==> job 589 <==
## cpu
module cpu#(
  parameter CLOCK_HZ = 27_000_000
) (
  input  rst,
  input  clk,
  input  irq,
  output dmem_ren,  
  output dmem_wen,  
  output dmem_byt,  
  output [14-1:0] dmem_addr,
  input  [15:0] dmem_rdata,  
  output [15:0] dmem_wdata,  
  output pmem_wenh, pmem_wenl,
  output [14-1:0] pmem_addr,
  input  [17:0] pmem_rdata,  
  output [17:0] pmem_wdata   
);
clock: 11.5 ns
lec_check: 0
cap_margin: 20
cell_pad_in_sites_detail_placement: 1
core_margin: 2
core_utilization: 49
gpl_timing_driven: 0
slew_margin: 20
run.sh (not shown) runs the stock make flow with config.mk's settings and CLKGATE_MAP_FILE=.
==> job 7568: changes against job 589 <==
- CELL_PAD_IN_SITES_DETAIL_PLACEMENT: 1 -> 2
- GPL_ROUTABILITY_DRIVEN: default -> 0
- HOLD_SLACK_MARGIN: default -> 0.09
- MIN_ROUTING_LAYER: default -> met2
- PLACE_DENSITY: default -> 0.46
- SETUP_SLACK_MARGIN: default -> 3.14
==> results.rst <==
Metrics
=======

.. list-table::
   :header-rows: 1

   * - Metric
     - Value
   * - Stop err
     - [ERROR DPL-0033] detailed placement checks failed during check placement.
   * - Last stage reached
     - 3_5_place_dp
   * - Cells taking the most area after synthesis
     - sky130_fd_sc_hd__dfrtp_1, sky130_fd_sc_hd__nand2_1, sky130_fd_sc_hd__mux2i_1, sky130_fd_sc_hd__o21ai_0, sky130_fd_sc_hd__nor2_1
   * - Number of synthesized flops with an enable pin
     - 0
   * - Average cell area after synthesis
     - around 8.5 µm²
   * - Result of the run
     - did not finish
Source of the figures above: job 7568

==> results.rst <==
Run summary
-----------

.. list-table::
   :header-rows: 1

   * - Metric
     - Value
   * - Result of the run
     - complete, but fails checks
   * - Fail Reasons
     - setup timing
   * - Setup violations, final
     - 8
   * - Final worst slack
     - -304 ps
   * - Number of synthesized flops with an enable pin
     - 0
Source of the figures above: job 589


* * *

==> v35: inputs <==
cpu again, from the RTL that the note above started with.
make LEC_CHECK=0 CAP_MARGIN=15 CORE_MARGIN=2 CORE_UTILIZATION=70 CTS_CLUSTER_DIAMETER=36 CTS_CLUSTER_SIZE=35 PLACE_DENSITY=0.65 SETUP_SLACK_MARGIN=1.75 SLEW_MARGIN=20 finish   # period 6.24 ns
==> v8 (differences from v35) <==
- CAP_MARGIN: 15 -> 10
- CELL_PAD_IN_SITES_DETAIL_PLACEMENT: unset -> 1
- CELL_PAD_IN_SITES_GLOBAL_PLACEMENT: unset -> 1
- CORE_ASPECT_RATIO: unset -> 1.0
- CORE_MARGIN: 2 -> 8
- CORE_UTILIZATION: 70 -> 41
- CTS_CLUSTER_DIAMETER: 36 -> unset
- CTS_CLUSTER_SIZE: 35 -> unset
- GPL_ROUTABILITY_DRIVEN: unset -> 0
- HOLD_SLACK_MARGIN: unset -> -0.05
- MAX_ROUTING_LAYER: unset -> met4
- PLACE_DENSITY: 0.65 -> unset
- PLACE_DENSITY_LB_ADDON: unset -> 0.09
- SETUP_SLACK_MARGIN: 1.75 -> unset
- SLEW_MARGIN: 20 -> 25
- TNS_END_PERCENT: unset -> 40
==> flow/constraint.sdc (replaced) <==
create_clock -name core_clock -period 17.4 [get_ports {clk}]
set_input_delay 3.4800 -clock core_clock [delete_from_list [all_inputs] [get_ports {clk}]]
set_output_delay 3.4800 -clock core_clock [all_outputs]
set_load 0.01 [all_outputs]
==> v28 (differences from v35) <==
- CAP_MARGIN: 15 -> 20
- CORE_UTILIZATION: 70 -> 53
- CTS_CLUSTER_DIAMETER: 36 -> unset
- CTS_CLUSTER_SIZE: 35 -> 94
- PLACE_DENSITY: 0.65 -> unset
- SETUP_SLACK_MARGIN: 1.75 -> unset
==> flow/constraint.sdc (replaced) <==
create_clock -name core_clock -period 10.3 [get_ports {clk}]
set_input_delay 2.0600 -clock core_clock [delete_from_list [all_inputs] [get_ports {clk}]]
set_output_delay 2.0600 -clock core_clock [all_outputs]
set_load 0.01 [all_outputs]
==> results <==
- Clock power: v28 is larger than v8 (54%).
- In v28 the clock skew is higher than in v8, by 0.027 ns.
- In v8 the setup slack is better than in v28, by 2.9 ns.
- v8 produced a clean layout. v28 finished but failed the layout checks on setup timing. v35 died in global routing with GRT-0116.
- Between v28 and v8, the lower cell area is in v8 (gap 5.3%, measured against v8).
- In v8 the non-clock buffer count is lower than in v28, by 259.

* * *

==> inputs of run X <==
Starting RTL as in the previous note.
Settings: LEC_CHECK=0, CAP_MARGIN=10, CELL_PAD_IN_SITES_DETAIL_PLACEMENT=2, CORE_ASPECT_RATIO=1.0, CORE_MARGIN=8, CORE_UTILIZATION=41, GPL_ROUTABILITY_DRIVEN=0, MAX_ROUTING_LAYER=met4, PLACE_DENSITY_LB_ADDON=0.09, SLEW_MARGIN=20, TNS_END_PERCENT=80; clock period 17.4 ns.
==> run A: changes against run X <==
==> flow/config.mk (replaced) <==
export PLATFORM = sky130hd
export DESIGN_NAME = cpu
export DESIGN_NICKNAME = cpu
export VERILOG_FILES = /design/flow/design.v
export SDC_FILE = /design/flow/constraint.sdc
export NUM_CORES = 4
export LEC_CHECK = 0
export CAP_MARGIN = 20
export CELL_PAD_IN_SITES_DETAIL_PLACEMENT = 2
export CELL_PAD_IN_SITES_GLOBAL_PLACEMENT = 1
export CORE_MARGIN = 4
export CORE_UTILIZATION = 36
export MAX_ROUTING_LAYER = met4
export PLACE_DENSITY_LB_ADDON = 0.18
export SETUP_SLACK_MARGIN = 0.86
export SLEW_MARGIN = 25
==> flow/constraint.sdc (replaced) <==
create_clock -name core_clock -period 10.6 [get_ports {clk}]
set_input_delay 2.1200 -clock core_clock [delete_from_list [all_inputs] [get_ports {clk}]]
set_output_delay 2.1200 -clock core_clock [all_outputs]
set_load 0.01 [all_outputs]
==> run P: changes against run X <==
==> flow/config.mk (replaced) <==
export PLATFORM = sky130hd
export DESIGN_NAME = cpu
export DESIGN_NICKNAME = cpu
export VERILOG_FILES = /design/flow/design.v
export SDC_FILE = /design/flow/constraint.sdc
export NUM_CORES = 4
export LEC_CHECK = 0
export CAP_MARGIN = 10
export CELL_PAD_IN_SITES_DETAIL_PLACEMENT = 0
export CORE_ASPECT_RATIO = 1.0
export CORE_MARGIN = 2
export CORE_UTILIZATION = 70
export CTS_CLUSTER_DIAMETER = 333
export GPL_ROUTABILITY_DRIVEN = 1
export HOLD_SLACK_MARGIN = -0.08
export MAX_ROUTING_LAYER = met4
export SETUP_SLACK_MARGIN = 2.22
export SLEW_MARGIN = 20
export TNS_END_PERCENT = 80
==> flow/constraint.sdc (replaced) <==
create_clock -name core_clock -period 9.0 [get_ports {clk}]
set_input_delay 1.8000 -clock core_clock [delete_from_list [all_inputs] [get_ports {clk}]]
set_output_delay 1.8000 -clock core_clock [all_outputs]
set_load 0.01 [all_outputs]
==> results <==
| metric | run P | run X | run A |
|---|---|---|---|
| Worst setup path endpoint | dmem_addr[11] | pmem_addr[9] | pmem_addr[13] |
| Post-layout util | 85.9% | 45.7% | 44.1% |
| Met2 wire len | 64700 microns | 68300 microns | 75400 microns |
| GRT met2 Usage | 74.6% | 45.3% | 45.7% |
| Clock H-tree levels | 2 | 3 | 3 |
| Tap Count | 696 | 1254 | 1391 |
| Number of gates on the worst path with buffers counted | 33 | 33 | 28 |
| Non-clock buffering overhead in the final layout | 11.1% | 4.03% | 9.37% |
| Sum of net half-perimeters after detailed placement | 89500 microns | 99500 microns | 107000 microns |
| Non-Filler Cell Area, Final | 46300 sq um | 42500 sq um | 46500 sq um |
| Setup tns final | -20040 ps | 0 ps | -47.3 ps |
| Logic Gate Count | 3384 | 3383 | 3383 |
| Number of setup buffers added after CTS | 36 | 0 | 62 |
| Worst reg2reg path endpoint | fp[15] | isr[15] | stack.data[0][15] |
| Max transition margin | 2.40% | 21.0% | 23.2% |
| Iteration count of the initial detailed-routing pass | 22 | 5 | 5 |
| Part of the power in registers | 15.8% | 20.3% | 17.2% |
| Resized cells post-CTS | 258 | 0 | 294 |
| Status | failed layout checks | no timing/DRC/antenna violations | failed layout checks |
| Violated checks | setup timing | - | setup timing |
| HP Start | stack.data[15][10] | signals.signalizer.reg1 | signals.signalizer.reg1 |
| Pwr per Cell Area | 502 nW/um^2 | 221 nW/um^2 | 389 nW/um^2 |
| Via count of the first global-routing pass | 37131 | 38139 | 39181 |
| Worst Clk Skew | 57.8 ps | 29.5 ps | 22.5 ps |
| Worst Hold Slack | 474 ps | 427 ps | 460 ps |
| Met3 wire length | 22700 microns | 10400 microns | 9040 microns |
| Die W | 238 microns | 322 microns | 334 microns |
| Overall routed net length | 153000 microns | 147000 microns | 159000 microns |

* * *

==> 11-22 <==
Starting RTL as in the previous note.
Settings: LEC_CHECK=0, CAP_MARGIN=20, CORE_MARGIN=2, CORE_UTILIZATION=57, SLEW_MARGIN=20; clock period 5.22 ns.
==> inputs of 06-06, as changes to 11-22 <==
--- a/flow/config.mk
+++ b/flow/config.mk
@@ -9,3 +9,4 @@
 export CORE_MARGIN = 2
-export CORE_UTILIZATION = 57
+export CORE_UTILIZATION = 40
+export SETUP_SLACK_MARGIN = 0.68
 export SLEW_MARGIN = 20
==> flow/constraint.sdc (replaced) <==
create_clock -name core_clock -period 11.2 [get_ports {clk}]
set_input_delay 2.2400 -clock core_clock [delete_from_list [all_inputs] [get_ports {clk}]]
set_output_delay 2.2400 -clock core_clock [all_outputs]
set_load 0.01 [all_outputs]
==> qor summary <==
Reg2reg path depth: 06-06 28; 11-22 40
Core Density at Floorplan: 06-06 40.3%; 11-22 57.3%
Internal power consumption: 06-06 8680 uW; 11-22 21100 uW
Post-route total power: 06-06 16000 uW; 11-22 37800 uW
Proportion of total power due to net switching: 06-06 45.9%; 11-22 44.0%
Number of buffers other than clock buffers in the final layout: 06-06 412; 11-22 882
Multi-input gates: 06-06 3387; 11-22 3383
Result of the run: 06-06 no timing/DRC/antenna violations; 11-22 failed layout checks
Violated checks: 06-06 -; 11-22 negative setup slack
End point of the worst hold path: 06-06 signals.signalizer.reg2$_DFF_PP1_; 11-22 fp[14]$_DFFE_PP1P_
Post-cts resize count: 06-06 153; 11-22 232
Grt met2 use: 06-06 38.1%; 11-22 57.4%
Switching pwr: 06-06 7370 uW; 11-22 16600 uW
Final core occ: 06-06 47.6%; 11-22 74.1%
Met1 WL: 06-06 54500 microns; 11-22 53000 microns
Clock Buffer Count: 06-06 107; 11-22 98
Register cell area after layout: 06-06 15000 sq um; 11-22 15000 sq um
Leakage power of the design: 06-06 0.0209 uW; 11-22 0.0235 uW
Standard cell core area: 06-06 95000 sq um; 11-22 66800 sq um
PD cells: 06-06 355 nW/um^2; 11-22 763 nW/um^2
No activity file was given, so power comes from the tool's default toggle rates.
